== job 4397 ==
Design ALU_TOP, start of the top module:
module ALU_TOP #(parameter wid =16,parameter MB=32)   
  (
   input  wire [wid-1:0] A,
   input  wire [wid-1:0] B,
   input  wire [3:0]     alu_fun,
   input  wire           clk,
   input  wire           rest,
   output wire  [wid-1:0]  ari_out,   
   output wire            carry_out,
   output wire            ari_flag,
   output wire  [wid-1:0] log_out,
   output wire            log_flag,
   output wire  [wid-1:0] cmp_out,
   output wire            cmp_flag,
   output wire  [wid-1:0] shift_out,
   output wire            shift_flag
   );
Size in the first run: about 2300 cells after synthesis, ~110 I/O pins.
make LEC_CHECK=0 ABC_AREA=1 CAP_MARGIN=20 CORE_ASPECT_RATIO=0.99 CORE_MARGIN=2 CORE_UTILIZATION=70 CTS_CLUSTER_DIAMETER=196 CTS_CLUSTER_SIZE=68 HOLD_SLACK_MARGIN=0.06 MAX_ROUTING_LAYER=met5 PLACE_DENSITY=0.62 SETUP_SLACK_MARGIN=-0.94 SLEW_MARGIN=20 TNS_END_PERCENT=90 finish   # period 29.5 ns
run.sh (not shown) runs the stock make flow with config.mk's settings and CLKGATE_MAP_FILE=.
The flow completed for job 4397, but it is not clean: the layout still shows setup timing.
Relative to job 4397, the following input files were edited for job 6268:
- SETUP_SLACK_MARGIN: -0.94 -> -0.4
- CORE_ASPECT_RATIO: 0.99 -> 1.12
- HOLD_SLACK_MARGIN: 0.06 -> unset
### Flow results
Job 4397 had finished all stages when the layout checks came back failing, citing setup timing.
Job 6268 finished every stage; the final checks, however, were not passed, the failures being setup timing.
Going from job 4397 to job 6268, the final worst-path setup slack was found to have gone down by 1.64 ns.
Lower maximum frequency was reported by job 6268, not job 4397.
Against job 4397, job 6268 comes in 0.30 points lower on share of the final layout cell area in multi-input gates.
When job 6268 is measured against job 4397, its total stage count of the critical path turns out 9 lower.
Taking job 4397 as the reference, in job 6268 routed wirelength normalized by instance count climbed about 5%, number of filler cells placed in the layout dropped 147, routed metal-1 wire length dropped about 0.9%.
### job 6268 -> job 5320
- HOLD_SLACK_MARGIN: unset -> 0.25
- CORE_MARGIN: 2 -> 6
- TNS_END_PERCENT: 90 -> 10
- CORE_UTILIZATION: 70 -> 49
- PLACE_DENSITY: 0.62 -> 0.5
==> results <==
Job 5320 ran to completion and came out clean on the timing, DRC and antenna checks.
Looking only at post-layout net count, and setting everything else aside, the higher value of job 5320 and job 6268 goes to job 5320.
Job 5320: placed cell area higher than job 6268
Job 6268 → job 5320: area fraction of clock buffers and clock inverters essentially unchanged, worst slack after detailed placement increased 0.40 ns, net switching fraction of the power decreased 2.3 points.
In the floorplan summary, job 5320 is listed with a die area greater than that of job 6268.
Diff job 6268 -> job 5320: I/O pin count was more or less identical, met3 wirelength from detailed routing went down by about 70%.
Setup changes, job 5320 to job 8299
- a change of HOLD_SLACK_MARGIN from 0.25 to 0.29
- a change of CORE_MARGIN from 6 to 2
- a change of TNS_END_PERCENT from 10 to 90
- a change of CORE_UTILIZATION from 49 to 71
- a change of SETUP_SLACK_MARGIN from -0.4 to 0.26
- a change of CORE_ASPECT_RATIO from 1.12 to 1.01
- a change of PLACE_DENSITY from 0.5 to 0.63
Notes after the runs:
Compared to job 5320, job 8299 was floorplanned on a smaller die. Flip-flop and latch count came out exactly the same in job 8299 and job 5320. Job 8299: all stages done; final checks FAILED (setup timing). As far as clock-pin slew on the worst setup and hold paths is concerned, job 8299 and job 5320 perform about the same. Compared job 8299 vs job 5320, and number of antenna violations at the first check in global routing is up in job 8299. Of job 8299 and job 5320, job 8299 shows the higher clock network power consumption, with job 5320 below it. Power grows by a few percent when moving from job 5320 to job 8299. Job 5320 vs job 8299, startpoint of the worst setup timing path: B[15] vs B[14]. Compared with job 5320, job 8299 improves design area. When job 8299 is set beside job 5320, its number of vias in the routed layout turns out to be 2984 larger. Compared job 8299 vs job 5320, and post-synthesis to final-layout area growth is down in job 8299. In the flow results for job 8299 and job 5320, the non-clock buffer count is larger on job 5320.
Power is estimated from default activity; no workload was simulated.
